Design BreakoutControl, start of the top module:
module BreakoutControl(clk_50, strt, rst, L, R, tick, color, pix_x, pix_y, ball_x, ball_y, pad_x, bricks, win, lose);
==> flow/config.mk <==
export PLATFORM = sky130hd
export DESIGN_NAME = BreakoutControl
export DESIGN_NICKNAME = BreakoutControl
export VERILOG_FILES = /design/flow/design.v
export SDC_FILE = /design/flow/constraint.sdc
export NUM_CORES = 4
export LEC_CHECK = 0
export CAP_MARGIN = 10
export CORE_MARGIN = 2
export CORE_UTILIZATION = 72
export CTS_CLUSTER_SIZE = 80
export GPL_ROUTABILITY_DRIVEN = 1
export MAX_ROUTING_LAYER = met5
export PLACE_DENSITY_LB_ADDON = 0.0
export SETUP_SLACK_MARGIN = 0.67
export SLEW_MARGIN = 20
==> flow/constraint.sdc <==
create_clock -name core_clock -period 2.35 [get_ports {clk_50}]
set_input_delay 0.4700 -clock core_clock [delete_from_list [all_inputs] [get_ports {clk_50}]]
set_output_delay 0.4700 -clock core_clock [all_outputs]
set_load 0.01 [all_outputs]
run.sh (not shown) runs the stock make flow with config.mk's settings and CLKGATE_MAP_FILE=.
The first run stopped in clock tree synthesis (DPL-0038).
Then changed:
- CAP_MARGIN: 10 -> 20
- CORE_UTILIZATION: 72 -> 59
- CTS_CLUSTER_SIZE: 80 -> default
- GPL_ROUTABILITY_DRIVEN: 1 -> default
- MAX_ROUTING_LAYER: met5 -> default
- PLACE_DENSITY_LB_ADDON: 0.0 -> default
- SETUP_SLACK_MARGIN: 0.67 -> default
- clock period: 2.35 -> 5.02 ns (I/O delays scaled with it)
The new run ran to the end with no violations.
Synthesized area does not change.
Die size rises by 21%.
Synthesized cell count is unchanged.
Then changed:
- ABC_AREA: default -> 1
- CORE_UTILIZATION: 59 -> 40
- TNS_END_PERCENT: default -> 30
- clock period: 5.02 -> 4.69 ns (I/O delays scaled with it)
Effect:
- first-iteration DRC count goes down by 10%
- worst setup slack is better by 0.68 ns
- power goes up by 7.3%
- synthesized cell count goes up by 26%
- synthesized area goes up by 6.2%
- count of clock-buffer cells in the layout goes down by 1
- wire length goes up by 14%
- final cell count goes up by 31%
- via count goes up by 10%
Then changed:
- CORE_ASPECT_RATIO: default -> 1.42
- CORE_UTILIZATION: 40 -> 72
- CTS_CLUSTER_DIAMETER: default -> 366
- CTS_CLUSTER_SIZE: default -> 10
- TNS_END_PERCENT: 30 -> 5
- clock period: 4.69 -> 2.64 ns (I/O delays scaled with it)
The new run reached the layout checks and failed them: negative setup slack.
Routed wire length is higher by 12%.
Worst hold slack gains 0.045 ns.
Clock skew decreases by 0.023 ns.
Total power came out higher by 99%.
Design area goes up by 6.9%.
Area after synthesis does not change.
Worst setup slack gets worse by 1.7 ns.
Synthesized cell count stays the same.
Sequential share of layout area decreases by 1.9 points.
Count of clock-buffer cells in the layout goes up by 11.


BreakoutControl again, from the RTL that the note above started with.
Design BreakoutControl, start of the top module:
module BreakoutControl(clk_50, strt, rst, L, R, tick, color, pix_x, pix_y, ball_x, ball_y, pad_x, bricks, win, lose);
Settings: LEC_CHECK=0, ABC_AREA=0, CAP_MARGIN=25, CORE_ASPECT_RATIO=0.5, CORE_MARGIN=4, CORE_UTILIZATION=32, CTS_CLUSTER_DIAMETER=50, CTS_CLUSTER_SIZE=45, GPL_ROUTABILITY_DRIVEN=0, GPL_TIMING_DRIVEN=0, SETUP_SLACK_MARGIN=1.56, SLEW_MARGIN=20, TNS_END_PERCENT=45; clock period 7.34 ns.
The first run went through all stages and came out clean.
Then changed:
Settings changed: ABC_AREA 0 to unset, CAP_MARGIN 25 to 20, CORE_ASPECT_RATIO 0.5 to unset, CORE_MARGIN 4 to 2, CORE_UTILIZATION 32 to 64, CTS_CLUSTER_DIAMETER 50 to unset, CTS_CLUSTER_SIZE 45 to unset, GPL_ROUTABILITY_DRIVEN 0 to unset, GPL_TIMING_DRIVEN 0 to unset, SETUP_SLACK_MARGIN 1.56 to unset, TNS_END_PERCENT 45 to unset.
Clock period 7.34 ns to 4.99 ns, I/O delays scaled along.
The new run went through all stages and came out clean; final area is lower by 4.1%; cell count went down by 16%; setup slack gets worse by 1400 ps; worst hold slack loses 19 ps; non-clock buffer count goes down by 115; routed wire length decreases by 12%; total power goes up by 51%.
Then changed:
Settings changed: ABC_AREA set to 1, CAP_MARGIN 20 to 30, CORE_UTILIZATION 64 to 40, SLEW_MARGIN 20 to 25, TNS_END_PERCENT set to 5.
Clock period 4.99 ns to 6.76 ns, I/O delays scaled along.
Routed wire length climbs by 13%.
Core utilization went down by 26 points.
Count of clock-buffer cells in the layout increases by 5.
Then changed:
Settings changed: ABC_AREA 1 to unset, CAP_MARGIN 30 to 20, CORE_UTILIZATION 40 to 72, CTS_CLUSTER_DIAMETER set to 30, CTS_CLUSTER_SIZE set to 26, SLEW_MARGIN 25 to 20, TNS_END_PERCENT 5 to unset.
Clock period 6.76 ns to 3.4 ns, I/O delays scaled along.
With this change the flow produced a layout that fails on negative setup slack. Core utilization is higher by 44 points. Wire length went up by 17%. Clock skew went up by 48 ps.
Then changed:
Settings changed: CORE_UTILIZATION 72 to 68, CTS_CLUSTER_DIAMETER 30 to unset, CTS_CLUSTER_SIZE 26 to unset.
Clock period 3.4 ns to 6.76 ns, I/O delays scaled along.
Effect:
- With this change the flow produced a clean layout
- count of clock-buffer cells in the layout goes down by 16
- cell count falls by a few percent
- core utilization drops by 15 points
- die size rises by a few percent
Power and IR drop assume default switching activity.
